===== flow/run.sh =====
#!/bin/bash
# the make line also repeats each setting of config.mk as NAME=value (left out here)
make -C /OpenROAD-flow-scripts/flow DESIGN_CONFIG=/design/flow/config.mk WORK_HOME=/design/flow/orfs CLKGATE_MAP_FILE= finish

===== flow/design.v =====
module single_stage_mult(clock, reset, 
                         product_in,  mplier_in,  mcand_in,  bmask_in,  inst_valid_in, dest_reg_in, NPC_in,
                         br_rec_en_1, br_rec_en_2, br_marker_1, br_marker_2, br_mispre_1, br_mispre_2,
                         product_out, mplier_out, mcand_out, bmask_out, inst_valid_out, dest_reg_out, NPC_out);
  input clock, reset, inst_valid_in;
  input [3:0]  bmask_in;
  input [63:0] product_in, mplier_in, mcand_in;
  input [5:0] dest_reg_in;
  input [63:0] NPC_in;
  input br_rec_en_1, br_rec_en_2;
  input [2:0] br_marker_1, br_marker_2;
  input br_mispre_1, br_mispre_2;
  output reg inst_valid_out;
  output reg [3:0]  bmask_out;
  output reg [63:0] mplier_out, mcand_out;
  output reg [5:0] dest_reg_out;
  output reg [63:0] NPC_out;
  output wire [63:0] product_out;
  reg  [63:0] prod_in_reg, partial_prod_reg;
  wire [63:0] partial_product, next_mplier, next_mcand;
  assign product_out = prod_in_reg + partial_prod_reg;
  assign partial_product = mplier_in[15:0] * mcand_in;
  assign next_mplier = {16'b0,mplier_in[63:16]};
  assign next_mcand = {mcand_in[47:0],16'b0};
  always @(posedge clock)
  begin
    prod_in_reg      <= product_in;
    partial_prod_reg <= partial_product;
    mplier_out       <= next_mplier;
    mcand_out        <= next_mcand;
  end
  reg next_inst_valid_out;
  reg [3:0] next_bmask_out;
  always@(*) begin
    next_inst_valid_out = inst_valid_in;
    next_bmask_out       = bmask_in;
    if( br_rec_en_1 & br_mispre_1 & bmask_in[br_marker_1] ) next_inst_valid_out = 0;
    else if( br_rec_en_2 & br_mispre_2 & bmask_in[br_marker_2] ) next_inst_valid_out = 0;
    if( br_rec_en_1 ) next_bmask_out[br_marker_1] = 0;
    if( br_rec_en_2 ) next_bmask_out[br_marker_2] = 0;
  end
  always@(posedge clock)
  begin
    if(reset) begin
      inst_valid_out <= 1'b0;
      bmask_out      <= 0;
      NPC_out        <= 0;
      dest_reg_out   <= 6'd31;
    end
    else begin
      inst_valid_out <= next_inst_valid_out;
      bmask_out      <= next_bmask_out;
      NPC_out        <= NPC_in;
      dest_reg_out   <= dest_reg_in;
    end
  end
endmodule
module eight_stage_mult(clock, reset,
                        mplier, mcand, bmask_in, inst_valid_in, dest_reg_in, NPC_in,
                        br_rec_en_1, br_rec_en_2, br_marker_1, br_marker_2, br_mispre_1, br_mispre_2,
                        bmask_out, product, inst_valid_out, dest_reg_out, NPC_out);
  input clock, reset, inst_valid_in;
  input [5:0] dest_reg_in;
  input [63:0] NPC_in;
  input [3:0]  bmask_in;
  input [63:0] mcand, mplier;
  input br_rec_en_1, br_rec_en_2;
  input [2:0] br_marker_1, br_marker_2;
  input br_mispre_1, br_mispre_2;
  output [3:0]  bmask_out;
  output [63:0] product;
  output inst_valid_out;
  output [5:0] dest_reg_out;
  output [63:0] NPC_out;
  wire [63:0] mcand_out, mplier_out;
  wire [(3*4) -1:0] internal_bmask;
  wire [(3*6) -1:0] internal_dest_reg;
  wire [(3*64)-1:0] internal_products, internal_mcands, internal_mpliers, internal_NPC;
  wire [(3*1)- 1:0] internal_inst_valid_outs;
  single_stage_mult mstage [3:0] 
    (.clock(clock),
     .reset(reset),
     .product_in({internal_products,64'h0}),
     .mplier_in({internal_mpliers,mplier}),
     .mcand_in({internal_mcands,mcand}),
     .bmask_in({internal_bmask, bmask_in}),
     .inst_valid_in({internal_inst_valid_outs,inst_valid_in}),
     .dest_reg_in({internal_dest_reg, dest_reg_in}),
     .NPC_in({internal_NPC, NPC_in}),
     .br_rec_en_1(br_rec_en_1),
     .br_rec_en_2(br_rec_en_2),
     .br_marker_1(br_marker_1),
     .br_marker_2(br_marker_2),
     .br_mispre_1(br_mispre_1),
     .br_mispre_2(br_mispre_2),
     .product_out({product,internal_products}),
     .mplier_out({mplier_out,internal_mpliers}),
     .mcand_out({mcand_out,internal_mcands}),
     .bmask_out({bmask_out, internal_bmask}),
     .inst_valid_out({inst_valid_out,internal_inst_valid_outs}),
     .dest_reg_out({dest_reg_out, internal_dest_reg}),
     .NPC_out({NPC_out, internal_NPC})
    );
endmodule

===== flow/constraint.sdc =====
create_clock -name core_clock -period 13.9 [get_ports {clock}]
set_input_delay 2.7800 -clock core_clock [delete_from_list [all_inputs] [get_ports {clock}]]
set_output_delay 2.7800 -clock core_clock [all_outputs]
set_load 0.01 [all_outputs]

===== flow/config.mk =====
export PLATFORM = sky130hd
export DESIGN_NAME = eight_stage_mult
export DESIGN_NICKNAME = eight_stage_mult
export VERILOG_FILES = /design/flow/design.v
export SDC_FILE = /design/flow/constraint.sdc
export NUM_CORES = 4
export LEC_CHECK = 0
export ABC_AREA = 0
export CAP_MARGIN = 10
export CELL_PAD_IN_SITES_DETAIL_PLACEMENT = 2
export CELL_PAD_IN_SITES_GLOBAL_PLACEMENT = 3
export CORE_ASPECT_RATIO = 1.36
export CORE_MARGIN = 7
export CORE_UTILIZATION = 20
export CTS_CLUSTER_DIAMETER = 66
export CTS_CLUSTER_SIZE = 85
export GPL_ROUTABILITY_DRIVEN = 1
export GPL_TIMING_DRIVEN = 1
export MAX_ROUTING_LAYER = met4
export MIN_ROUTING_LAYER = met1
export PLACE_DENSITY = 0.67
export SETUP_SLACK_MARGIN = 2.1
export SLEW_MARGIN = 10
export TNS_END_PERCENT = 95

==> flow_summary.json, run 1 <==
{
  "status": "complete, no violations",
  "fp.dieW_um": 572.3,
  "fp_util_pct": 20.11,
  "cts.sinks": 844,
  "met1_length_mm": 128.0,
  "area.growth.synth_to_final_pct": 15.38,
  "cts_tree": "yes",
  "floorplan.rows": 278,
  "grt_overflow": 0,
  "edf_count": 0,
  "ys.warnings.count": 1,
  "seq_area_um2": 16910,
  "worst_pin_slew_ns": 1.174,
  "cp-end-kind": "flip-flop",
  "cts_root_buffer": "clkbuf_16",
  "wl_met3_mm": 10.20,
  "finalClockPeriodUsage_pct": 75.04,
  "topCellsByArea": "fa_1 39%, dfxtp_1 20%, inv_1 8.3%",
  "post-route-drc-count": 0,
  "cpPeakStageDelay_ns": 0.97,
  "ys_sh_simple_pct": 15.90,
  "antenna_left": 0,
  "ys_cells": 9018,
  "io_buffers": 353,
  "ys_seq_share_pct": 19.93,
  "hold_viol": 0,
  "finalSetupTns_ns": 0,
  "comb_area_um2": 59000,
  "cap_violations": 0,
  "r2r_slack_ns": 5.52,
  "crit_family": "adder cells",
  "drt-total-wl_mm": 306.6,
  "rsz0062_at_grt": "false",
  "dp_slack_ns": 2.524,
  "max_freq_ghz": 0.09588,
  "grt_start_max_net_pins": 112,
  "cp.arrival_ns": 11.17,
  "routed.top_layer": "met4",
  "core_um2": 421600,
  "dp_hpwl_mm": 238.8,
  "crit_slowest_cell": "clkdlybuf4s50_1",
  "synthArstFlopShare_pct": 0,
  "reg2regPathDepth": 25,
  "crit_type": "in -> reg",
  "clock.latency.late_pin_ns": 0.86,
  "crit_path_frequent_cell": "fa_1",
  "finalSetupViolCount": 0,
  "cp.required_ns": 14.64,
  "finalCriticalPeriod_ns": 10.43,
  "start_kind": "input port",
  "crit_chain": "clkdlybuf4s50_1, and2_1, fa_1, inv_1, fa_1, fa_1, inv_1, fa_1, fa_1, inv_1, fa_1, inv_1, ha_1, and4_1, o2111ai_1, nor3_1, nor4_2, a21oi_1, o21a_1, a311oi_2, nor2_1, nand3_1, a32oi_1, xor2_1",
  "synth_cell_types": 80,
  "nFillCells": 47790,
  "synthesis.area_um2": 84780,
  "warning_count": 35,
  "common_cells": "1867 x inv_1, 1667 x fa_1, 1542 x nand2_1",
  "io_pins": 354,
  "hold_path_class": "reg -> reg",
  "post_dp_cell_area_um2": 94270,
  "slew_viol_final": 0,
  "synth-compound-area-share_pct": 4.800,
  "nNetsFinal": 11400,
  "cts_buffer_depth": 4,
  "vias_per_cell": 4.074,
  "cts_made_buffers": 95,
  "dieArea_um2": 442500,
  "critPathBufInv": 5,
  "crit_end": "mstage[0].partial_prod_reg[61]",
  "muxShareOfSynthArea_pct": 0.2125,
  "yosys_most_used_dff": "dfxtp_1",
  "r2r-end": "mstage[1].partial_prod_reg[63]",
  "grt_use_total_pct": 14.31,
  "rr_startpoint": "mstage[0].mplier_out[1]",
  "fin_area_um2": 97810,
  "hold_start": "mstage[0].partial_prod_reg[7]",
  "clk_pin_slew_worst_paths_ns": 0.07,
  "die_y_um": 773.3,
  "postCtsHoldBufs": 0,
  "h-tree-depth": 3,
  "finalWeightedCongestion": 0.8179,
  "wl_met2_mm": 161.6,
  "dr_total_vias": 60360,
  "grt_pass1_vias": 74120,
  "top_area_share_pct": 39.37,
  "antenna_found_initial": 29,
  "most_common_cell": "inv_1",
  "cts_resized": 0,
  "yosysChipArea_um2": 84780,
  "cts_setup_buffers": 0,
  "synth_area_leader_cell": "fa_1",
  "yosys_register_bits": 844,
  "grt_pass1_wl_mm": 470.0,
  "synth-xor-area-share_pct": 3.502,
  "logic_family": "adder cells",
  "dr.pass1.iters": 5,
  "drt_iter0_drc": 2156,
  "cp.depth": 24,
  "fin_skew_ns": 0.07543,
  "syn_nets": 11290,
  "setup_ws_ns": 3.470,
  "holdPathEnd": "mstage[1].prod_in_reg[7]",
  "relSlewSlack_pct": 21.62,
  "wl_per_cell_um": 20.69,
  "avgSynthCellArea_um2": 9.401,
  "synth_cells": 9018,
  "startpoint": "mcand[11]",
  "ys_sh_adder_pct": 45.17,
  "critPathMaxFanout": 17,
  "min_path_cells": 0
}
metrics by stage:
stage          util [%]  hold slack [ns]  cells
6_report          23.20           0.2717  14820
5_1_grt           23.20           0.2719  14810
4_1_cts           23.19           0.2588  14800
3_5_place_dp      22.36           0.3132  14630
3_3_place_gp      22.36           0.3108  14630
2_1_floorplan         -           0.3096   9018
layout make-up:
| class | instances | share of cell area (%) |
|---|---|---|
| antenna | 12 | 0.03070 |
| inverter | 1868 | 7.169 |
| multi-input combinational | 5853 | 60.32 |
| clock inverter | 75 | 1.119 |
| clock buffer | 98 | 2.474 |
| sequential | 844 | 17.29 |
| timing repair buffer | 465 | 4.440 |
| tap | 5600 | 7.164 |
routing by layer:
metal	track usage, %	up-vias
met5	-	-
met4	2.893	0
met3	1.601	360
met2	26.27	995
met1	16.83	32450
li1	-	26550
==> run 2: changes to the inputs <==
Settings changed: ABC_AREA 0 to 1, CAP_MARGIN 10 to 20, CELL_PAD_IN_SITES_DETAIL_PLACEMENT 2 to default, CELL_PAD_IN_SITES_GLOBAL_PLACEMENT 3 to default, CORE_ASPECT_RATIO 1.36 to default, CORE_MARGIN 7 to 2, CORE_UTILIZATION 20 to 72, CTS_CLUSTER_DIAMETER 66 to 33, CTS_CLUSTER_SIZE 85 to 15, GPL_ROUTABILITY_DRIVEN 1 to default, GPL_TIMING_DRIVEN 1 to default, HOLD_SLACK_MARGIN from default to 0.27, MAX_ROUTING_LAYER met4 to default, MIN_ROUTING_LAYER met1 to default, PLACE_DENSITY 0.67 to default, PLACE_DENSITY_LB_ADDON from default to 0.03, SETUP_SLACK_MARGIN 2.1 to 0.8, SLEW_MARGIN 10 to 20, TNS_END_PERCENT 95 to default.
Clock period 13.9 ns to 3.38 ns, I/O delays scaled along.
==> run 2 against run 1 <==
  * The run now fails in 5_1_grt
  * Synthesized cell count is 27% higher
  * Area after synthesis rose by 7.2%
  * Die area down 71%
==> flow_summary.json, run 2 <==
{
  "status": "did not finish",
  "haltStage": "5_1_grt",
  "firstError": "[ERROR GRT-0116] Global routing finished with congestion. Check the congestion regions in the DRC Viewer.",
  "ys_sh_simple_pct": 17.08,
  "ys_seq_share_pct": 18.59,
  "syn_nets": 13710,
  "ys_cells": 11440,
  "h-tree-depth": 4,
  "logic_family": "adder cells",
  "edf_count": 0,
  "common_cells": "3127 x inv_1, 2879 x nand2_1, 1667 x fa_1",
  "dieArea_um2": 129100,
  "ys.warnings.count": 1,
  "grt_overflow": 7165,
  "ys_sh_adder_pct": 42.13,
  "dp_cells": 13980,
  "muxShareOfSynthArea_pct": 0,
  "cts_buffer_depth": 3,
  "dp_hpwl_mm": 250.0,
  "fp.dieW_um": 359.3,
  "synthArstFlopShare_pct": 0,
  "top_area_share_pct": 36.72,
  "die_y_um": 359.3,
  "most_common_cell": "inv_1",
  "cts_root_buffer": "clkbuf_16",
  "yosys_register_bits": 844,
  "fp_util_pct": 72.47,
  "finalWeightedCongestion": 1.126,
  "cts_made_buffers": 150,
  "topCellsByArea": "fa_1 37%, dfxtp_1 19%, inv_1 13%",
  "synth_cell_types": 54,
  "floorplan.rows": 130,
  "synth-xor-area-share_pct": 2.408,
  "grt_use_total_pct": 98.64,
  "post_dp_cell_area_um2": 105100,
  "avgSynthCellArea_um2": 7.947,
  "io_pins": 354,
  "synth-compound-area-share_pct": 4.348,
  "synth_area_leader_cell": "fa_1",
  "synthesis.area_um2": 90880,
  "yosys_most_used_dff": "dfxtp_1",
  "io_buffers": 353,
  "cts.sinks": 844,
  "core_um2": 125400,
  "synth_cells": 11440,
  "yosysChipArea_um2": 90880
}
run 2: per-layer routing:
| metal | GRT usage [%] | overflow |
|---|---|---|
| met2 | 117.7 | 4983 |
| met3 | 85.05 | 209 |
| met5 | 64.34 | 45 |
| met4 | 108.9 | 1738 |
| met1 | 89.67 | 190 |
run 2: through the flow:
step                setup WS, ns
CTS                       -2.462
global placement          -3.106
floorplan                 -2.150
detailed placement        -3.251
run 2: repair_timing:
| action | 4_1_cts |
|---|---|
| hold buffers | 6 |
| pin swaps | 662 |
| endpoints found under the hold margin | 6 |
| endpoints found under the setup margin | 166 |
| setup buffers | 402 |
| cloned | 27 |
| resized | 1741 |
==> run 3: changes to the inputs <==
Settings changed: ABC_AREA 1 to default, CAP_MARGIN 20 to 30, CELL_PAD_IN_SITES_DETAIL_PLACEMENT from default to 0, CELL_PAD_IN_SITES_GLOBAL_PLACEMENT from default to 3, CORE_ASPECT_RATIO from default to 1.22, CORE_UTILIZATION 72 to 56, CTS_CLUSTER_DIAMETER 33 to default, CTS_CLUSTER_SIZE 15 to 86, HOLD_SLACK_MARGIN 0.27 to default, PLACE_DENSITY_LB_ADDON 0.03 to default, SETUP_SLACK_MARGIN 0.8 to 2.99.
Clock period 3.38 ns to 10.8 ns, I/O delays scaled along.
==> run 3 against run 2 <==
  * The run fails in 3_1_place_gp_skip_io
  * Synthesized cell count down 21%
  * Area after synthesis is 6.7% lower
  * Die area is 20% higher
==> flow_summary.json, run 3 <==
{
  "core_um2": 150300,
  "avgSynthCellArea_um2": 9.401,
  "topCellsByArea": "fa_1 39%, dfxtp_1 20%, inv_1 8.3%",
  "status": "did not finish",
  "haltStage": "3_1_place_gp_skip_io",
  "yosysChipArea_um2": 84780,
  "synthesis.area_um2": 84780,
  "edf_count": 0,
  "yosys_most_used_dff": "dfxtp_1",
  "syn_nets": 11290,
  "synthArstFlopShare_pct": 0,
  "synth_cell_types": 80,
  "ys_seq_share_pct": 19.93,
  "ys_sh_simple_pct": 15.90,
  "fp.dieW_um": 356.3,
  "die_y_um": 433.8,
  "dieArea_um2": 154500,
  "top_area_share_pct": 39.37,
  "ys.warnings.count": 1,
  "synth_cells": 9018,
  "yosys_register_bits": 844,
  "synth-compound-area-share_pct": 4.800,
  "ys_sh_adder_pct": 45.17,
  "most_common_cell": "inv_1",
  "floorplan.rows": 157,
  "muxShareOfSynthArea_pct": 0.2125,
  "logic_family": "adder cells",
  "common_cells": "1867 x inv_1, 1667 x fa_1, 1542 x nand2_1",
  "synth-xor-area-share_pct": 3.502,
  "fp_util_pct": 56.41,
  "firstError": "[ERROR GPL-0301] Utilization 109.257 % exceeds 100%.",
  "synth_area_leader_cell": "fa_1",
  "ys_cells": 9018
}
==> run 4: changes to the inputs <==
Settings changed: CAP_MARGIN 30 to 20, CELL_PAD_IN_SITES_DETAIL_PLACEMENT 0 to default, CELL_PAD_IN_SITES_GLOBAL_PLACEMENT 3 to default, CORE_ASPECT_RATIO 1.22 to default, CORE_UTILIZATION 56 to 8, CTS_CLUSTER_SIZE 86 to default, PLACE_DENSITY from default to 0.6, SETUP_SLACK_MARGIN 2.99 to default.
Clock period 10.8 ns to 10.6 ns, I/O delays scaled along.
==> run 4 against run 3 <==
  * Now clean on timing, DRC and antenna
  * Die area went up to 6.9 times the previous value
  * Area after synthesis stayed put
  * Synthesized cell count stayed put
==> flow_summary.json, run 4 <==
{
  "cap_violations": 0,
  "rsz0062_at_grt": "false",
  "reg2regPathDepth": 25,
  "synth-compound-area-share_pct": 4.800,
  "critPathMaxFanout": 17,
  "crit_type": "in -> reg",
  "min_path_cells": 0,
  "dp_hpwl_mm": 227.3,
  "worst_pin_slew_ns": 1.098,
  "postCtsHoldBufs": 0,
  "vias_per_cell": 2.618,
  "cts_buffer_depth": 4,
  "ys_seq_share_pct": 19.93,
  "ys_sh_simple_pct": 15.90,
  "hold_start": "mstage[0].partial_prod_reg[17]",
  "logic_family": "adder cells",
  "synth_area_leader_cell": "fa_1",
  "common_cells": "1867 x inv_1, 1667 x fa_1, 1542 x nand2_1",
  "grt_start_max_net_pins": 117,
  "crit_family": "adder cells",
  "cp-end-kind": "flip-flop",
  "synthesis.area_um2": 84780,
  "cp.depth": 24,
  "warning_count": 42,
  "topCellsByArea": "fa_1 39%, dfxtp_1 20%, inv_1 8.3%",
  "nNetsFinal": 11440,
  "rr_startpoint": "mstage[0].mplier_out[5]",
  "grt_use_total_pct": 5.223,
  "edf_count": 0,
  "hold_path_class": "reg -> reg",
  "fp_util_pct": 8.013,
  "die_y_mm": 1.033,
  "hold_viol": 0,
  "nFillCells": 121500,
  "dr.pass1.iters": 7,
  "synthArstFlopShare_pct": 0,
  "r2r-end": "mstage[1].partial_prod_reg[60]",
  "cts_made_buffers": 86,
  "ys_sh_adder_pct": 45.17,
  "drt_iter0_drc": 4608,
  "crit_path_frequent_cell": "fa_1",
  "crit_slowest_cell": "nor4b_1",
  "cpPeakStageDelay_ns": 0.92,
  "finalWeightedCongestion": 0.8775,
  "top_area_share_pct": 39.37,
  "h-tree-depth": 3,
  "most_common_cell": "inv_1",
  "holdPathEnd": "mstage[1].prod_in_reg[17]",
  "ys.warnings.count": 1,
  "grt_pass1_wl_mm": 422.7,
  "drt-total-wl_mm": 283.1,
  "finalCriticalPeriod_ns": 9.606,
  "finalClockPeriodUsage_pct": 90.62,
  "hold_slack_ns": 0.3218,
  "cts_root_buffer": "clkbuf_16",
  "max_freq_ghz": 0.1041,
  "finalSetupTns_ns": 0,
  "relSlewSlack_pct": 25.76,
  "clock.latency.late_pin_ns": 0.83,
  "yosys_register_bits": 844,
  "synth_cells": 9018,
  "crit_end": "mstage[0].partial_prod_reg[60]",
  "post-route-drc-count": 0,
  "ys_cells": 9018,
  "synth-xor-area-share_pct": 3.502,
  "io_pins": 354,
  "clk_pin_slew_worst_paths_ns": 0.07,
  "synth_cell_types": 80,
  "finalSetupViolCount": 0,
  "yosys_most_used_dff": "dfxtp_1",
  "cts_tree": "yes",
  "yosysChipArea_um2": 84780,
  "dieArea_um2": 1068000,
  "floorplan.rows": 378,
  "io_buffers": 353,
  "cp.required_ns": 11.35,
  "dr_total_vias": 61090,
  "antenna_found_initial": 88,
  "area.growth.synth_to_final_pct": 27.81,
  "core_um2": 1058000,
  "r2r_slack_ns": 2.68,
  "wl_per_cell_um": 12.13,
  "startpoint": "mcand[5]",
  "avgSynthCellArea_um2": 9.401,
  "cp.arrival_ns": 10.36,
  "muxShareOfSynthArea_pct": 0.2125,
  "status": "complete, no violations",
  "cts_resized": 0,
  "syn_nets": 11290,
  "start_kind": "input port",
  "slew_viol_final": 0,
  "grt_overflow": 0,
  "fp.dieW_mm": 1.033,
  "cts_setup_buffers": 0,
  "antenna_left": 0,
  "fin_skew_ns": 0.03865,
  "critPathBufInv": 5,
  "grt_pass1_vias": 66000,
  "crit_chain": "clkdlybuf4s50_1, and2_1, fa_1, inv_1, fa_1, inv_1, fa_1, fa_1, fa_1, inv_1, fa_1, inv_1, ha_1, a21o_1, a21o_1, a21oi_1, nand2_1, o211ai_1, nor4b_1, o21a_1, nor3_1, a211o_1, a21oi_1, xnor2_1",
  "cts.sinks": 844
}
run 4: layout make-up:
cell class / count / area (um^2) / area share (%)
timing repair buffer: 512 / 4679 / 4.319
sequential: 844 / 16900 / 15.60
inverter: 1868 / 7012 / 6.471
multi-input combinational: 5853 / 58990 / 54.44
antenna: 46 / 115.1 / 0.1062
clock buffer: 107 / 2381 / 2.197
clock inverter: 44 / 683.2 / 0.6305
tap: 14060 / 17590 / 16.24
run 4: layer usage:
layer	share of wire (%)	wire (um)	track usage, %
met1	45	128200	7.204
met2	43	121500	8.059
met3	9.3	26200	1.485
met4	2.4	6918	1.140
met5	0.094	266	0
run 4: metrics by stage:
step                util (%)  instances  cell area (um^2)  setup WS, ns
floorplan                  -       9018             84780         2.079
global placement       9.940      23140            105200        0.3080
detailed placement     9.940      23140            105200        0.3899
CTS                    10.23      23290            108200         1.243
global route           10.23      23300            108300        0.8520
finish                 10.24      23330            108400        0.9942
==> run 5: changes to the inputs <==
Settings changed: ABC_AREA from default to 1, CELL_PAD_IN_SITES_DETAIL_PLACEMENT from default to 2, CORE_MARGIN 2 to 8, CORE_UTILIZATION 8 to 40, CTS_CLUSTER_SIZE from default to 30, GPL_ROUTABILITY_DRIVEN from default to 0, GPL_TIMING_DRIVEN from default to 0, MAX_ROUTING_LAYER from default to met4, MIN_ROUTING_LAYER from default to met2, PLACE_DENSITY 0.6 to default, SLEW_MARGIN 20 to 40.
Clock period 10.6 ns to 10.3 ns, I/O delays scaled along.
==> run 5 against run 4 <==
  * The flow now stops in 5_1_grt
  * Die area down 77%
  * Area after synthesis up 7.2%
  * Synthesized cell count up 27%
==> flow_summary.json, run 5 <==
{
  "io_buffers": 336,
  "logic_family": "adder cells",
  "cts_root_buffer": "clkbuf_16",
  "synth_area_leader_cell": "fa_1",
  "topCellsByArea": "fa_1 37%, dfxtp_1 19%, inv_1 13%",
  "die_y_um": 492.6,
  "firstError": "[ERROR GRT-0116] Global routing finished with congestion. Check the congestion regions in the DRC Viewer.",
  "haltStage": "5_1_grt",
  "synth_cells": 11440,
  "post_dp_cell_area_um2": 98040,
  "grt_overflow": 12280,
  "ys_sh_simple_pct": 17.08,
  "core_um2": 226600,
  "floorplan.rows": 175,
  "top_area_share_pct": 36.72,
  "h-tree-depth": 3,
  "ys_sh_adder_pct": 42.13,
  "most_common_cell": "inv_1",
  "syn_nets": 13710,
  "status": "did not finish",
  "avgSynthCellArea_um2": 7.947,
  "common_cells": "3127 x inv_1, 2879 x nand2_1, 1667 x fa_1",
  "cts_buffer_depth": 3,
  "edf_count": 0,
  "cts.sinks": 844,
  "muxShareOfSynthArea_pct": 0,
  "synthesis.area_um2": 90880,
  "synth_cell_types": 54,
  "synth-xor-area-share_pct": 2.408,
  "yosys_most_used_dff": "dfxtp_1",
  "yosys_register_bits": 844,
  "cts_made_buffers": 96,
  "dp_hpwl_mm": 512.3,
  "dieArea_um2": 242700,
  "fp_util_pct": 40.10,
  "ys_seq_share_pct": 18.59,
  "io_pins": 354,
  "yosysChipArea_um2": 90880,
  "grt_use_total_pct": 98.52,
  "ys.warnings.count": 1,
  "ys_cells": 11440,
  "synth-compound-area-share_pct": 4.348,
  "fp.dieW_um": 492.6,
  "synthArstFlopShare_pct": 0
}
[run 5: what timing repair did]
action / CTS
hold buffers: 0
buffers inserted: 0
cloned: 0
endpoints found under the hold margin: 0
gates resized: 1
setup endpoints to repair: 1
pin swaps: 0
[run 5: per-stage QoR]
stage | setup slack (ns) | instances
CTS | 0.1124 | 14960
global placement | 0.6716 | 14780
detailed placement | -0.3872 | 14780
floorplan | 2.868 | 11440
[run 5: per-layer routing]
| metal | global-route usage (%) | overflow |
|---|---|---|
| met5 | - | - |
| met1 | - | - |
| met3 | 105.2 | 5897 |
| met4 | 86.60 | 1843 |
| met2 | 99.17 | 4540 |
==> run 6: changes to the inputs <==
Settings changed: ABC_AREA 1 to default, CELL_PAD_IN_SITES_DETAIL_PLACEMENT 2 to default, CORE_MARGIN 8 to 2, CORE_UTILIZATION 40 to 69, CTS_CLUSTER_SIZE 30 to 34, GPL_ROUTABILITY_DRIVEN 0 to default, GPL_TIMING_DRIVEN 0 to default, MAX_ROUTING_LAYER met4 to default, MIN_ROUTING_LAYER met2 to default, PLACE_DENSITY from default to 0.6, SLEW_MARGIN 40 to 20.
Clock period 10.3 ns to 7.23 ns, I/O delays scaled along.
==> run 6 against run 5 <==
  * The run now finishes clean
  * Die area is 48% lower
  * Area after synthesis is 6.7% lower
  * Synthesized cell count fell by 21%
==> flow_summary.json, run 6 <==
{
  "finalCriticalPeriod_ns": 7.104,
  "antenna_found_initial": 14,
  "fin_area_um2": 98020,
  "hold_viol": 0,
  "hold_slack_ns": 0.3154,
  "grt_pass1_vias": 67560,
  "r2r-end": "mstage[1].partial_prod_reg[63]",
  "cts_tree": "yes",
  "holdPathEnd": "mstage[1].prod_in_reg[37]",
  "rr_startpoint": "mstage[0].mcand_out[37]",
  "crit_family": "adder cells",
  "yosys_register_bits": 844,
  "core_um2": 121900,
  "grt_start_max_net_pins": 177,
  "critPathBufInv": 5,
  "post_dp_cell_area_um2": 93490,
  "h-tree-depth": 3,
  "yosysChipArea_um2": 84780,
  "relSlewSlack_pct": 31.84,
  "avgSynthCellArea_um2": 9.401,
  "cts_made_buffers": 90,
  "clk_pin_slew_worst_paths_ns": 0.07,
  "grt_overflow": 0,
  "warning_count": 37,
  "grt_pass1_wl_mm": 351.5,
  "cts.sinks": 844,
  "wl_per_cell_um": 19.48,
  "start_kind": "input port",
  "logic_family": "adder cells",
  "synth-compound-area-share_pct": 4.800,
  "synth_cell_types": 80,
  "area.growth.synth_to_final_pct": 15.62,
  "synthArstFlopShare_pct": 0,
  "clock.latency.late_pin_ns": 0.74,
  "nNetsFinal": 11930,
  "dr.pass1.iters": 6,
  "r2r_slack_ns": 0.17,
  "cts_buffer_depth": 3,
  "cpPeakStageDelay_ns": 0.55,
  "ys.warnings.count": 1,
  "finalWeightedCongestion": 0.9550,
  "crit_end": "mstage[0].partial_prod_reg[60]",
  "yosys_most_used_dff": "dfxtp_1",
  "worst_pin_slew_ns": 1.022,
  "crit_chain": "buf_4, buf_4, and2_1, fa_1, inv_2, fa_1, fa_1, fa_1, inv_1, fa_1, fa_1, ha_4, a21oi_2, o21ai_1, a211oi_2, a211oi_2, o211ai_1, buf_4, nor4b_4, o21a_1, nor3_4, a211o_1, a21oi_2, xnor2_1",
  "slew_viol_final": 0,
  "postCtsHoldBufs": 0,
  "max_freq_ghz": 0.1408,
  "ys_cells": 9018,
  "ys_sh_simple_pct": 15.90,
  "edf_count": 0,
  "reg2regPathDepth": 24,
  "drt_iter0_drc": 4794,
  "muxShareOfSynthArea_pct": 0.2125,
  "dieArea_um2": 125700,
  "synthesis.area_um2": 84780,
  "cp.depth": 24,
  "antenna_left": 0,
  "synth-xor-area-share_pct": 3.502,
  "vias_per_cell": 5.489,
  "crit_path_frequent_cell": "fa_1",
  "nFillCells": 7955,
  "common_cells": "1867 x inv_1, 1667 x fa_1, 1542 x nand2_1",
  "synth_cells": 9018,
  "ys_seq_share_pct": 19.93,
  "cp-end-kind": "flip-flop",
  "post-route-drc-count": 0,
  "hold_start": "mstage[0].partial_prod_reg[37]",
  "cap_violations": 0,
  "cp.required_ns": 7.89,
  "cts_root_buffer": "clkbuf_16",
  "crit_type": "in -> reg",
  "startpoint": "mplier[4]",
  "drt-total-wl_mm": 221.1,
  "fp.dieW_um": 354.5,
  "io_buffers": 353,
  "finalClockPeriodUsage_pct": 98.26,
  "cp.arrival_ns": 7.77,
  "critPathMaxFanout": 30,
  "fin_skew_ns": 0.07145,
  "top_area_share_pct": 39.37,
  "io_pins": 354,
  "floorplan.rows": 128,
  "hold_path_class": "reg -> reg",
  "topCellsByArea": "fa_1 39%, dfxtp_1 20%, inv_1 8.3%",
  "die_y_um": 354.5,
  "finalSetupTns_ns": 0,
  "syn_nets": 11290,
  "synth_area_leader_cell": "fa_1",
  "status": "complete, no violations",
  "fp_util_pct": 69.56,
  "dp_hpwl_mm": 176.7,
  "ys_sh_adder_pct": 45.17,
  "dr_total_vias": 62300,
  "crit_slowest_cell": "fa_1",
  "grt_use_total_pct": 35.81,
  "finalSetupViolCount": 0,
  "most_common_cell": "inv_1",
  "min_path_cells": 0
}
-- run 6: layer usage --
metal  vias up  global-route usage, %  part of all wire, %
li1      27660                      -                    -
met1     31090                  45.39                   38
met2      2958                  60.80                   49
met3       591                  7.126                  9.2
met4        10                  14.08                  4.0
met5         -                      0                0.029
-- run 6: layout make-up --
class / instances / area [um^2] / area share, %
repair buffers: 995 / 9154 / 9.339
well taps: 1625 / 2033 / 2.074
flip-flops and latches: 844 / 16920 / 17.26
inverters: 1868 / 7012 / 7.153
clock buffers: 119 / 2521 / 2.572
clock inverters: 45 / 643.1 / 0.6561
multi-input cells: 5853 / 59730 / 60.94
diodes: 1 / 2.502 / 0.002553
-- run 6: through the flow --
stage	utilization (%)	worst slack, ns	cells
2_1_floorplan	-	-0.06222	9018
3_3_place_gp	76.71	-1.034	11140
3_5_place_dp	76.71	-1.102	11140
4_1_cts	79.40	0.002000	11310
5_1_grt	80.42	-0.06336	11350
6_report	80.42	0.1260	11350
-- run 6: what timing repair did --
action	in CTS	in global routing
pin swaps	18	144
buffers inserted	3	39
cloned	0	7
gates resized	26	218
setup endpoints to repair	19	29
==> run 7: changes to the inputs <==
Settings changed: ABC_AREA from default to 1, CORE_ASPECT_RATIO from default to 0.5, CORE_UTILIZATION 69 to 72, CTS_CLUSTER_DIAMETER from default to 329, CTS_CLUSTER_SIZE 34 to 99, SETUP_SLACK_MARGIN from default to 1.44.
Clock period 7.23 ns to 4.83 ns, I/O delays scaled along.
==> run 7 against run 6 <==
  * Synthesized cell count rose by 27%
  * Area after synthesis is 7.2% higher
  * Die area increased by 2.8%
  * The run now fails in 5_1_grt
==> flow_summary.json, run 7 <==
{
  "firstError": "[ERROR GRT-0116] Global routing finished with congestion. Check the congestion regions in the DRC Viewer.",
  "ys_sh_adder_pct": 42.13,
  "core_um2": 125600,
  "fp_util_pct": 72.36,
  "synthArstFlopShare_pct": 0,
  "ys_cells": 11440,
  "cts.sinks": 844,
  "cts_made_buffers": 12,
  "syn_nets": 13710,
  "most_common_cell": "inv_1",
  "finalWeightedCongestion": 1.059,
  "synth-xor-area-share_pct": 2.408,
  "ys_seq_share_pct": 18.59,
  "edf_count": 0,
  "ys_sh_simple_pct": 17.08,
  "io_pins": 354,
  "fp.dieW_um": 506.4,
  "synth_cells": 11440,
  "common_cells": "3127 x inv_1, 2879 x nand2_1, 1667 x fa_1",
  "cts_buffer_depth": 3,
  "die_y_um": 255.2,
  "yosysChipArea_um2": 90880,
  "avgSynthCellArea_um2": 7.947,
  "topCellsByArea": "fa_1 37%, dfxtp_1 19%, inv_1 13%",
  "logic_family": "adder cells",
  "postCtsHoldBufs": 0,
  "floorplan.rows": 92,
  "haltStage": "5_1_grt",
  "post_dp_cell_area_um2": 108000,
  "dp_hpwl_mm": 256.4,
  "grt_use_total_pct": 73.34,
  "io_buffers": 353,
  "h-tree-depth": 1,
  "muxShareOfSynthArea_pct": 0,
  "status": "did not finish",
  "dieArea_um2": 129200,
  "synth_cell_types": 54,
  "synth_area_leader_cell": "fa_1",
  "grt_overflow": 628,
  "yosys_register_bits": 844,
  "yosys_most_used_dff": "dfxtp_1",
  "synthesis.area_um2": 90880,
  "cts_root_buffer": "clkbuf_16",
  "synth-compound-area-share_pct": 4.348,
  "ys.warnings.count": 1,
  "top_area_share_pct": 36.72
}
run 7: metrics by stage:
stage,util [%],setup WS [ns],std cells,hold slack (ns)
2_1_floorplan,-,-0.9830,11440,0.3095
3_3_place_gp,86.00,-2.169,14140,0.3095
3_5_place_dp,86.00,-2.244,14140,0.3121
4_1_cts,90.54,-1.002,14390,0.3278
run 7: metal layers:
layer,GRT overflow,global-route usage [%]
met5,4,35.31
met2,298,90.80
met3,58,59.18
met1,54,73.54
met4,214,67.97
run 7: repair_timing:
| item | 4_1_cts |
|---|---|
| pin swaps | 420 |
| gates resized | 1005 |
| endpoints found under the setup margin | 157 |
| buffers inserted | 200 |
| gates cloned | 33 |
==> run 8: changes to the inputs <==
Settings changed: ABC_AREA 1 to default, CORE_ASPECT_RATIO 0.5 to default, CTS_CLUSTER_DIAMETER 329 to default, CTS_CLUSTER_SIZE 99 to 36, PLACE_DENSITY 0.6 to default, PLACE_DENSITY_LB_ADDON from default to 0.08, SETUP_SLACK_MARGIN 1.44 to 1.99.
Clock period 4.83 ns to 6.68 ns, I/O delays scaled along.
==> run 8 against run 7 <==
  * Synthesized cell count is 21% lower
  * Now fails the layout checks on setup timing
  * Die area shrank 6.8%
  * Area after synthesis is 6.7% lower
==> flow_summary.json, run 8 <==
{
  "dr_total_vias": 69790,
  "cp.required_ns": 7.33,
  "violations": "setup timing",
  "rsz0062_at_grt": "true",
  "cts_tree": "yes",
  "r2r-end": "mstage[2].partial_prod_reg[63]",
  "critPathMaxFanout": 9,
  "routed.top_layer": "met5",
  "core_um2": 116500,
  "min_path_cells": 0,
  "cts_root_buffer": "clkbuf_16",
  "finalSetupViolCount": 46,
  "cap_violations": 0,
  "cpPeakStageDelay_ns": 0.68,
  "ys_sh_simple_pct": 15.90,
  "cp.arrival_ns": 7.96,
  "hold_slack_ns": 0.3224,
  "finalWeightedCongestion": 0.9666,
  "crit_slowest_cell": "fa_1",
  "finalCriticalPeriod_ns": 7.306,
  "drt-total-wl_mm": 280.2,
  "dp_cells": 11210,
  "wl_met2_mm": 131.5,
  "hold_viol": 0,
  "die_y_um": 347.1,
  "reg2regPathDepth": 25,
  "cts_made_buffers": 87,
  "wl_met3_mm": 34.15,
  "muxShareOfSynthArea_pct": 0.2125,
  "syn_nets": 11290,
  "rr_startpoint": "mstage[1].mplier_out[2]",
  "crit_end": "mstage[0].partial_prod_reg[60]",
  "cp.depth": 27,
  "area.growth.synth_to_final_pct": 22.92,
  "top_area_share_pct": 39.37,
  "ys_cells": 9018,
  "ys_sh_adder_pct": 45.17,
  "fin_skew_ns": 0.06201,
  "synthArstFlopShare_pct": 0,
  "grt_start_max_net_pins": 151,
  "yosysChipArea_um2": 84780,
  "r2r_slack_ns": -0.19,
  "synth-xor-area-share_pct": 3.502,
  "logic_family": "adder cells",
  "relSlewSlack_pct": 21.20,
  "crit_path_frequent_cell": "fa_1",
  "edf_count": 0,
  "antenna_left": 0,
  "synth_cells": 9018,
  "worst_pin_slew_ns": 1.172,
  "common_cells": "1867 x inv_1, 1667 x fa_1, 1542 x nand2_1",
  "synth_area_leader_cell": "fa_1",
  "finalClockPeriodUsage_pct": 109.4,
  "cts.sinks": 844,
  "dp_hpwl_mm": 184.2,
  "met1_length_mm": 88.41,
  "finalNonFillerCells": 11630,
  "synthesis.area_um2": 84780,
  "floorplan.rows": 125,
  "start_kind": "input port",
  "fp_util_pct": 72.76,
  "clock.latency.late_pin_ns": 0.74,
  "h-tree-depth": 3,
  "dieArea_um2": 120500,
  "max_freq_ghz": 0.1369,
  "grt_pass1_wl_mm": 405.3,
  "avgSynthCellArea_um2": 9.401,
  "topCellsByArea": "fa_1 39%, dfxtp_1 20%, inv_1 8.3%",
  "synth_cell_types": 80,
  "synth-compound-area-share_pct": 4.800,
  "hold_path_class": "reg -> reg",
  "grt_pass1_vias": 74780,
  "critPathBufInv": 9,
  "warning_count": 38,
  "crit_type": "in -> reg",
  "vias_per_cell": 6.002,
  "status": "complete, but fails checks",
  "wl_per_cell_um": 24.10,
  "antenna_found_initial": 17,
  "fp.dieW_um": 347.1,
  "most_common_cell": "inv_1",
  "clk_pin_slew_worst_paths_ns": 0.07,
  "hold_start": "mstage[2].prod_in_reg[31]",
  "slew_viol_final": 0,
  "drt_iter0_drc": 7689,
  "dp_slack_ns": -1.520,
  "cp-end-kind": "flip-flop",
  "yosys_register_bits": 844,
  "cts_buffer_depth": 3,
  "io_pins": 354,
  "yosys_most_used_dff": "dfxtp_1",
  "ys_seq_share_pct": 19.93,
  "grt_use_total_pct": 43.83,
  "io_buffers": 353,
  "grt_overflow": 0,
  "nNetsFinal": 12300,
  "ys.warnings.count": 1,
  "startpoint": "mplier[1]",
  "holdPathEnd": "mstage[3].prod_in_reg[31]",
  "crit_family": "adder cells",
  "post-route-drc-count": 0,
  "dr.pass1.iters": 11,
  "setup_ws_ns": -0.6263
}
run 8: final cells by class:
cell class / count / area, um^2
antenna: 12 / 30.03
clock buffer: 118 / 2464
clock inverter: 40 / 545.5
fill: 5114 / 12310
inverter: 1868 / 7012
multi-input combinational: 5853 / 61940
sequential: 844 / 17020
tap: 1524 / 1907
timing repair buffer: 1368 / 13290
run 8: through the flow:
step           utilization, %  area, um^2  setup TNS (ns)
3_3_place_gp            81.87       95400          -47.28
6_report                89.43      104200          -12.73
4_1_cts                 87.83      102300          -2.031
3_5_place_dp            81.87       95400          -50.00
5_1_grt                 89.41      104200          -17.60
2_1_floorplan               -       86200          -4.761
run 8: per-layer routing:
| metal | up-vias | GRT usage [%] |
|---|---|---|
| met3 | 2014 | 11.21 |
| met1 | 33890 | 50.17 |
| met5 | - | 0 |
| li1 | 28390 | - |
| met2 | 5480 | 73.40 |
| met4 | 12 | 28.12 |
run 8: timing repair:
item,4_1_cts,5_1_grt
resized,639,347
endpoints found under the setup margin,132,137
setup buffers,172,58
gates cloned,17,3
pin swaps,328,222
hold buffers,0,0
==> run 9: changes to the inputs <==
Settings changed: CORE_UTILIZATION 72 to 40, CTS_CLUSTER_SIZE 36 to default, PLACE_DENSITY from default to 0.6, PLACE_DENSITY_LB_ADDON 0.08 to default, SETUP_SLACK_MARGIN 1.99 to default.
Clock period 6.68 ns to 9.0 ns, I/O delays scaled along.
==> run 9 against run 8 <==
  * The run now finishes clean
  * Worst hold slack worse by 0.030 ns
  * Critical path depth stayed put
  * Synthesized cell count stayed put
==> flow_summary.json, run 9 <==
{
  "start_kind": "input port",
  "vias_per_cell": 4.955,
  "hold_start": "mstage[0].partial_prod_reg[51]",
  "edf_count": 0,
  "routed.top_layer": "met5",
  "worst_pin_slew_ns": 1.146,
  "die_y_um": 464.4,
  "topCellsByArea": "fa_1 39%, dfxtp_1 20%, inv_1 8.3%",
  "fin_area_um2": 95700,
  "area.growth.synth_to_final_pct": 12.88,
  "dp_slack_ns": -0.05415,
  "cp.required_ns": 9.69,
  "crit_end": "mstage[0].partial_prod_reg[62]",
  "post_dp_cell_area_um2": 91970,
  "hold_slack_ns": 0.2923,
  "fp_util_pct": 40.33,
  "cp-end-kind": "flip-flop",
  "cts_buffer_depth": 3,
  "fp.dieW_um": 464.4,
  "wl_met2_mm": 113.0,
  "slew_viol_final": 0,
  "finalSetupViolCount": 0,
  "synth_area_leader_cell": "fa_1",
  "status": "complete, no violations",
  "critPathBufInv": 9,
  "cp.depth": 27,
  "fin_skew_ns": 0.08099,
  "ys_sh_simple_pct": 15.90,
  "most_common_cell": "inv_1",
  "grt_pass1_vias": 65860,
  "hold_path_class": "reg -> reg",
  "synth_cell_types": 80,
  "warning_count": 35,
  "dr.pass1.iters": 6,
  "r2r_slack_ns": 1.03,
  "critPathMaxFanout": 10,
  "postCtsHoldBufs": 0,
  "drt_iter0_drc": 4130,
  "muxShareOfSynthArea_pct": 0.2125,
  "rsz0062_at_grt": "false",
  "cpPeakStageDelay_ns": 0.87,
  "h-tree-depth": 3,
  "yosys_register_bits": 844,
  "synth-xor-area-share_pct": 3.502,
  "dp_cells": 11960,
  "rr_startpoint": "mstage[0].mplier_out[1]",
  "synthArstFlopShare_pct": 0,
  "dp_hpwl_mm": 187.6,
  "holdPathEnd": "mstage[1].prod_in_reg[51]",
  "io_pins": 354,
  "finalClockPeriodUsage_pct": 93.05,
  "grt_start_max_net_pins": 109,
  "nNetsFinal": 11530,
  "io_buffers": 353,
  "finalWeightedCongestion": 0.9035,
  "grt_pass1_wl_mm": 379.8,
  "relSlewSlack_pct": 23.48,
  "crit_path_frequent_cell": "fa_1",
  "top_area_share_pct": 39.37,
  "finalCriticalPeriod_ns": 8.374,
  "setup_ws_ns": 0.6257,
  "wl_per_cell_um": 19.74,
  "drt-total-wl_mm": 239.9,
  "ys.warnings.count": 1,
  "grt_overflow": 0,
  "crit_type": "in -> reg",
  "r2r-end": "mstage[1].partial_prod_reg[62]",
  "antenna_left": 0,
  "avgSynthCellArea_um2": 9.401,
  "cts_tree": "yes",
  "cts_resized": 0,
  "ys_sh_adder_pct": 45.17,
  "hold_viol": 0,
  "cts_made_buffers": 100,
  "max_freq_ghz": 0.1194,
  "crit_slowest_cell": "clkdlybuf4s50_1",
  "finalNonFillerCells": 12150,
  "met1_length_mm": 98.63,
  "logic_family": "adder cells",
  "syn_nets": 11290,
  "yosysChipArea_um2": 84780,
  "floorplan.rows": 168,
  "antenna_found_initial": 23,
  "cts.sinks": 844,
  "core_um2": 210200,
  "ys_cells": 9018,
  "post-route-drc-count": 0,
  "cap_violations": 0,
  "cp.arrival_ns": 9.06,
  "cts_setup_buffers": 0,
  "startpoint": "mcand[18]",
  "grt_use_total_pct": 22.72,
  "ys_seq_share_pct": 19.93,
  "wl_met3_mm": 19.17,
  "yosys_most_used_dff": "dfxtp_1",
  "dr_total_vias": 60220,
  "clk_pin_slew_worst_paths_ns": 0.07,
  "synth-compound-area-share_pct": 4.800,
  "synth_cells": 9018,
  "finalSetupTns_ns": 0,
  "dieArea_um2": 215600,
  "reg2regPathDepth": 25,
  "clock.latency.late_pin_ns": 0.76,
  "synthesis.area_um2": 84780,
  "crit_family": "adder cells",
  "cts_root_buffer": "clkbuf_16",
  "common_cells": "1867 x inv_1, 1667 x fa_1, 1542 x nand2_1",
  "min_path_cells": 0
}
## run 9: metrics by stage
stage | util [%]
2_1_floorplan | -
4_1_cts | 45.52
3_3_place_gp | 43.75
3_5_place_dp | 43.75
6_report | 45.53
5_1_grt | 45.53
## run 9: final cells by class
cell class              instances  area (um^2)
diodes                          6        15.01
flip-flops and latches        844        16900
clock inverters                67         1006
repair buffers                589         5559
clock buffers                 121         2701
fillers                     20080       114500
inverters                    1868         7012
multi-input cells            5853        58990
well taps                    2805         3510
## run 9: per-layer routing
layer  track usage (%)  vias to the layer above
met3             4.773                      514
met4             7.748                       16
met2             37.83                     2253
met5                 0                        -
li1                  -                    26870
met1             29.30                    30570
==> run 10: changes to the inputs <==
Settings changed: ABC_AREA from default to 0, CELL_PAD_IN_SITES_DETAIL_PLACEMENT from default to 2, GPL_ROUTABILITY_DRIVEN from default to 0, GPL_TIMING_DRIVEN from default to 0, MAX_ROUTING_LAYER from default to met5, MIN_ROUTING_LAYER from default to met2, PLACE_DENSITY 0.6 to default.
Clock period 9.0 ns to 10.3 ns, I/O delays scaled along.
==> run 10 against run 9 <==
  * The run now fails in 5_1_grt
  * Area after synthesis stayed put
  * Synthesized cell count stayed put
  * Die area stayed put
==> flow_summary.json, run 10 <==
{
  "status": "did not finish",
  "haltStage": "5_1_grt",
  "firstError": "[ERROR GRT-0116] Global routing finished with congestion. Check the congestion regions in the DRC Viewer.",
  "die_y_um": 464.4,
  "floorplan.rows": 168,
  "ys_sh_simple_pct": 15.90,
  "core_um2": 210200,
  "dp_slack_ns": -2.251,
  "logic_family": "adder cells",
  "cts_made_buffers": 96,
  "synthesis.area_um2": 84780,
  "fp.dieW_um": 464.4,
  "synth_cells": 9018,
  "cts_buffer_depth": 3,
  "synth-compound-area-share_pct": 4.800,
  "synthArstFlopShare_pct": 0,
  "ys_sh_adder_pct": 45.17,
  "io_pins": 354,
  "common_cells": "1867 x inv_1, 1667 x fa_1, 1542 x nand2_1",
  "ys_seq_share_pct": 19.93,
  "muxShareOfSynthArea_pct": 0.2125,
  "grt_use_total_pct": 78.86,
  "synth_area_leader_cell": "fa_1",
  "yosys_register_bits": 844,
  "h-tree-depth": 3,
  "syn_nets": 11290,
  "yosys_most_used_dff": "dfxtp_1",
  "edf_count": 0,
  "ys_cells": 9018,
  "yosysChipArea_um2": 84780,
  "grt_overflow": 1991,
  "dieArea_um2": 215600,
  "io_buffers": 341,
  "dp_hpwl_mm": 357.0,
  "synth-xor-area-share_pct": 3.502,
  "most_common_cell": "inv_1",
  "fp_util_pct": 40.33,
  "topCellsByArea": "fa_1 39%, dfxtp_1 20%, inv_1 8.3%",
  "top_area_share_pct": 39.37,
  "synth_cell_types": 80,
  "ys.warnings.count": 1,
  "avgSynthCellArea_um2": 9.401,
  "cts_root_buffer": "clkbuf_16",
  "cts.sinks": 844
}
==> run 10: metrics by stage <==
| stage | area (um^2) | utilization (%) | instances |
|---|---|---|---|
| CTS | 95410 | 45.39 | 12340 |
| detailed placement | 91750 | 43.65 | 12170 |
| global placement | 91700 | 43.62 | 12160 |
| floorplan | 84780 | - | 9018 |
==> run 10: per-layer routing <==
metal / track usage [%] / overflow
met5: 63.52 / 153
met4: 69.39 / 462
met1: - / -
met2: 82.35 / 617
met3: 82.02 / 759
==> run 10: what timing repair did <==
item	4_1_cts
hold buffers	0
gates resized	79
cloned	0
setup buffers	1
pin swaps	1
endpoints found under the setup margin	24
==> run 11: changes to the inputs <==
Settings changed: ABC_AREA 0 to 1, CELL_PAD_IN_SITES_DETAIL_PLACEMENT 2 to default, CORE_UTILIZATION 40 to 72, CTS_CLUSTER_SIZE from default to 15, GPL_ROUTABILITY_DRIVEN 0 to default, GPL_TIMING_DRIVEN 0 to default, HOLD_SLACK_MARGIN from default to 0.27, MAX_ROUTING_LAYER met5 to default, MIN_ROUTING_LAYER met2 to default, PLACE_DENSITY from default to 0.6, SETUP_SLACK_MARGIN from default to 0.61.
Clock period 10.3 ns to 3.38 ns, I/O delays scaled along.
==> run 11 against run 10 <==
  * The run again fails in 5_1_grt
  * Die area fell by 40%
  * Area after synthesis increased by 7.2%
  * Synthesized cell count up 27%
==> flow_summary.json, run 11 <==
{
  "synth-xor-area-share_pct": 2.408,
  "synth-compound-area-share_pct": 4.348,
  "fp_util_pct": 72.47,
  "dieArea_um2": 129100,
  "logic_family": "adder cells",
  "ys_sh_simple_pct": 17.08,
  "syn_nets": 13710,
  "grt_use_total_pct": 86.89,
  "io_pins": 354,
  "common_cells": "3127 x inv_1, 2879 x nand2_1, 1667 x fa_1",
  "fp.dieW_um": 359.3,
  "ys_seq_share_pct": 18.59,
  "core_um2": 125400,
  "topCellsByArea": "fa_1 37%, dfxtp_1 19%, inv_1 13%",
  "edf_count": 0,
  "synth_cell_types": 54,
  "ys_sh_adder_pct": 42.13,
  "post_dp_cell_area_um2": 105600,
  "top_area_share_pct": 36.72,
  "synth_area_leader_cell": "fa_1",
  "muxShareOfSynthArea_pct": 0,
  "synthesis.area_um2": 90880,
  "most_common_cell": "inv_1",
  "finalWeightedCongestion": 1.144,
  "ys_cells": 11440,
  "ys.warnings.count": 1,
  "dp_slack_ns": -3.278,
  "avgSynthCellArea_um2": 7.947,
  "h-tree-depth": 3,
  "io_buffers": 353,
  "cts.sinks": 844,
  "grt_overflow": 1871,
  "yosysChipArea_um2": 90880,
  "firstError": "[ERROR GRT-0116] Global routing finished with congestion. Check the congestion regions in the DRC Viewer.",
  "postCtsHoldBufs": 0,
  "synth_cells": 11440,
  "floorplan.rows": 130,
  "dp_hpwl_mm": 252.7,
  "cts_made_buffers": 87,
  "cts_root_buffer": "clkbuf_16",
  "haltStage": "5_1_grt",
  "status": "did not finish",
  "synthArstFlopShare_pct": 0,
  "yosys_most_used_dff": "dfxtp_1",
  "cts_buffer_depth": 3,
  "die_y_um": 359.3,
  "yosys_register_bits": 844
}
[run 11: what timing repair did]
action,in CTS
setup buffers,330
pin swaps,580
gates resized,1463
endpoints found under the setup margin,159
cloned,47
[run 11: metrics by stage]
| step | hold slack, ns | instances |
|---|---|---|
| floorplan | 0.3096 | 11440 |
| global placement | 0.3097 | 14010 |
| detailed placement | 0.3121 | 14010 |
| CTS | 0.2713 | 14550 |
[run 11: per-layer routing]
layer / global-route usage (%) / overflow
met1: 83.65 / 55
met2: 101.6 / 1124
met3: 74.43 / 45
met4: 92.10 / 639
met5: 47.72 / 8
==> run 12: changes to the inputs <==
Settings changed: ABC_AREA 1 to default, CORE_ASPECT_RATIO from default to 0.89, CORE_UTILIZATION 72 to 57, CTS_CLUSTER_SIZE 15 to default, HOLD_SLACK_MARGIN 0.27 to default, PLACE_DENSITY 0.6 to default, PLACE_DENSITY_LB_ADDON from default to 0.05, SETUP_SLACK_MARGIN 0.61 to 1.21.
Clock period 3.38 ns to 4.98 ns, I/O delays scaled along.
==> run 12 against run 11 <==
  * The layout now fails its checks (setup timing)
  * Die area grew 18%
  * Synthesized cell count shrank 21%
  * Area after synthesis shrank 6.7%
==> flow_summary.json, run 12 <==
{
  "hold_path_class": "reg -> reg",
  "postCtsHoldBufs": 0,
  "grt.met1_usage_pct": 44.01,
  "crit_end": "mstage[1].partial_prod_reg[63]",
  "die_y_um": 367.8,
  "post-route-drc-count": 0,
  "hold_start": "mstage[0].partial_prod_reg[29]",
  "crit_slowest_cell": "fa_1",
  "crit_type": "reg -> reg",
  "ys_seq_share_pct": 19.93,
  "ys_sh_simple_pct": 15.90,
  "yosys_register_bits": 844,
  "ys.warnings.count": 1,
  "synth_area_leader_cell": "fa_1",
  "antenna_left": 0,
  "top_area_share_pct": 39.37,
  "avgSynthCellArea_um2": 9.401,
  "io_pins": 354,
  "cp.arrival_ns": 7.33,
  "reg2regPathDepth": 26,
  "finalWeightedCongestion": 0.9946,
  "fin_area_um2": 108600,
  "synthesis.area_um2": 84780,
  "nNetsFinal": 12610,
  "cts_buffer_depth": 3,
  "max_freq_ghz": 0.1483,
  "fp_util_pct": 57.37,
  "setup_ws_ns": -1.762,
  "finalSetupViolCount": 110,
  "fin_skew_ns": 0.07449,
  "r2r_slack_ns": -1.76,
  "min_path_cells": 0,
  "r2r-end": "mstage[1].partial_prod_reg[63]",
  "fp.dieW_um": 412.8,
  "most_common_cell": "inv_1",
  "cp.depth": 26,
  "grt-busiest-layer": "met2",
  "finalSetupTns_ns": -117.63,
  "dr_total_vias": 64610,
  "cts_tree": "yes",
  "grt_overflow": 0,
  "vias_per_cell": 5.222,
  "finalClockPeriodUsage_pct": 135.4,
  "cap_violations": 0,
  "post_dp_cell_area_um2": 98850,
  "crit_family": "adder cells",
  "grt_use_met2_pct": 54.20,
  "critPathBufInv": 7,
  "dr.pass1.iters": 6,
  "clk_pin_slew_worst_paths_ns": 0.06,
  "grt_pass1_wl_mm": 389.3,
  "warning_count": 38,
  "area.growth.synth_to_final_pct": 28.13,
  "dp_hpwl_mm": 196.1,
  "antenna_found_initial": 12,
  "io_buffers": 353,
  "ys_cells": 9018,
  "drt-total-wl_mm": 250.9,
  "grt_pass1_vias": 69230,
  "cts_root_buffer": "clkbuf_16",
  "critPathMaxFanout": 7,
  "yosysChipArea_um2": 84780,
  "core_um2": 147800,
  "muxShareOfSynthArea_pct": 0.2125,
  "rr_startpoint": "mstage[0].mplier_out[1]",
  "start_kind": "flip-flop",
  "logic_family": "adder cells",
  "synth-xor-area-share_pct": 3.502,
  "ys_sh_adder_pct": 45.17,
  "relSlewSlack_pct": 29.06,
  "dp_cells": 11920,
  "common_cells": "1867 x inv_1, 1667 x fa_1, 1542 x nand2_1",
  "slew_viol_final": 0,
  "topCellsByArea": "fa_1 39%, dfxtp_1 20%, inv_1 8.3%",
  "finalNonFillerCells": 12370,
  "cts.sinks": 844,
  "synth_cells": 9018,
  "drt_iter0_drc": 4492,
  "cts_made_buffers": 90,
  "yosys_most_used_dff": "dfxtp_1",
  "finalCriticalPeriod_ns": 6.742,
  "rsz0062_at_grt": "true",
  "startpoint": "mstage[0].mplier_out[1]",
  "clock.latency.late_pin_ns": 0.72,
  "synthArstFlopShare_pct": 0,
  "violations": "setup timing",
  "hold_viol": 0,
  "synth_cell_types": 80,
  "synth-compound-area-share_pct": 4.800,
  "grt_use_total_pct": 33.33,
  "wl_per_cell_um": 20.28,
  "h-tree-depth": 3,
  "cpPeakStageDelay_ns": 0.53,
  "holdPathEnd": "mstage[1].prod_in_reg[29]",
  "dieArea_um2": 151800,
  "status": "complete, but fails checks",
  "cp.required_ns": 5.56,
  "grt_use_met3_pct": 7.918,
  "worst_pin_slew_ns": 1.057,
  "floorplan.rows": 133,
  "cp-end-kind": "flip-flop",
  "syn_nets": 11290,
  "grt_start_max_net_pins": 139,
  "edf_count": 0
}
==> run 12: per-layer routing <==
metal | share of wire (%) | up-vias | routed length [um]
li1 | - | 29040 | -
met1 | 40 | 32350 | 99270
met2 | 47 | 2646 | 117300
met3 | 9.4 | 575 | 23670
met4 | 4.3 | 2 | 10680
met5 | 0.0052 | - | 13
==> run 12: area by class of cell <==
type | count | area [um^2]
Clock buffer | 115 | 2526
Antenna cell | 5 | 12.51
Fill cell | 10850 | 39150
Sequential cell | 844 | 17040
Tap cell | 1957 | 2449
Clock inverter | 53 | 784.5
Inverter | 1868 | 7014
Timing Repair Buffer | 1678 | 16360
Multi-Input combinational cell | 5853 | 62440
==> run 12: what timing repair did <==
action / 4_1_cts / 5_1_grt
endpoints found under the setup margin: 159 / 161
gates resized: 673 / 374
cloned: 24 / 6
buffers inserted: 177 / 72
pin swaps: 292 / 205
==> run 12: stage by stage <==
stage | util, % | setup slack [ns] | hold WS [ns]
after floorplan | - | -1.812 | 0.3095
after global placement | 66.90 | -2.777 | 0.3097
after detailed placement | 66.90 | -2.782 | 0.3121
after CTS | 72.10 | -1.767 | 0.2832
after global routing | 73.50 | -1.971 | 0.3017
final | 73.51 | -1.762 | 0.2935
==> run 13: changes to the inputs <==
Settings changed: ABC_AREA from default to 1, CELL_PAD_IN_SITES_DETAIL_PLACEMENT from default to 2, CORE_ASPECT_RATIO 0.89 to default, CORE_MARGIN 2 to 8, CORE_UTILIZATION 57 to 40, CTS_CLUSTER_SIZE from default to 30, GPL_ROUTABILITY_DRIVEN from default to 0, GPL_TIMING_DRIVEN from default to 0, MAX_ROUTING_LAYER from default to met4, MIN_ROUTING_LAYER from default to met2, PLACE_DENSITY from default to 0.72, PLACE_DENSITY_LB_ADDON 0.05 to default, SETUP_SLACK_MARGIN 1.21 to default, SLEW_MARGIN 20 to 40, TNS_END_PERCENT from default to 10.
Clock period 4.98 ns to 10.3 ns, I/O delays scaled along.
==> run 13 against run 12 <==
  * The flow now stops in 5_1_grt
  * Synthesized cell count increased by 27%
  * Area after synthesis up 7.2%
  * Die area increased by 60%
==> flow_summary.json, run 13 <==
{
  "fp.dieW_um": 492.6,
  "muxShareOfSynthArea_pct": 0,
  "synthArstFlopShare_pct": 0,
  "grt_overflow": 31320,
  "ys_seq_share_pct": 18.59,
  "dp_slack_ns": -1.502,
  "cts_root_buffer": "clkbuf_16",
  "synthesis.area_um2": 90880,
  "cts_setup_buffers": 0,
  "ys.warnings.count": 1,
  "post_dp_cell_area_um2": 98030,
  "synth_area_leader_cell": "fa_1",
  "ys_sh_adder_pct": 42.13,
  "firstError": "[ERROR GRT-0116] Global routing finished with congestion. Check the congestion regions in the DRC Viewer.",
  "cts.sinks": 844,
  "core_um2": 226600,
  "postCtsHoldBufs": 0,
  "synth_cells": 11440,
  "top_area_share_pct": 36.72,
  "dp_hpwl_mm": 687.0,
  "common_cells": "3127 x inv_1, 2879 x nand2_1, 1667 x fa_1",
  "io_buffers": 336,
  "cts_buffer_depth": 3,
  "status": "did not finish",
  "synth-compound-area-share_pct": 4.348,
  "yosys_most_used_dff": "dfxtp_1",
  "yosys_register_bits": 844,
  "syn_nets": 13710,
  "synth_cell_types": 54,
  "most_common_cell": "inv_1",
  "avgSynthCellArea_um2": 7.947,
  "floorplan.rows": 175,
  "h-tree-depth": 3,
  "ys_sh_simple_pct": 17.08,
  "io_pins": 354,
  "ys_cells": 11440,
  "die_y_um": 492.6,
  "fp_util_pct": 40.10,
  "yosysChipArea_um2": 90880,
  "dieArea_um2": 242700,
  "edf_count": 0,
  "haltStage": "5_1_grt",
  "grt_use_total_pct": 120.9,
  "topCellsByArea": "fa_1 37%, dfxtp_1 19%, inv_1 13%",
  "logic_family": "adder cells",
  "synth-xor-area-share_pct": 2.408,
  "cts_made_buffers": 96
}
## run 13: what timing repair did
item	in CTS
gates resized	41
endpoints found under the setup margin	32
hold endpoints to repair	0
## run 13: per-layer routing
| metal | GRT overflow | global-route usage [%] |
|---|---|---|
| met2 | 13910 | 122.0 |
| met5 | - | - |
| met4 | 4268 | 105.3 |
| met3 | 13140 | 129.4 |
| met1 | - | - |
## run 13: metrics by stage
step	hold WS, ns	setup TNS (ns)	std cells
after CTS	0.2768	0	14950
after detailed placement	0.3143	-39.22	14780
after global placement	0.3106	0	14780
after floorplan	0.3096	0	11440
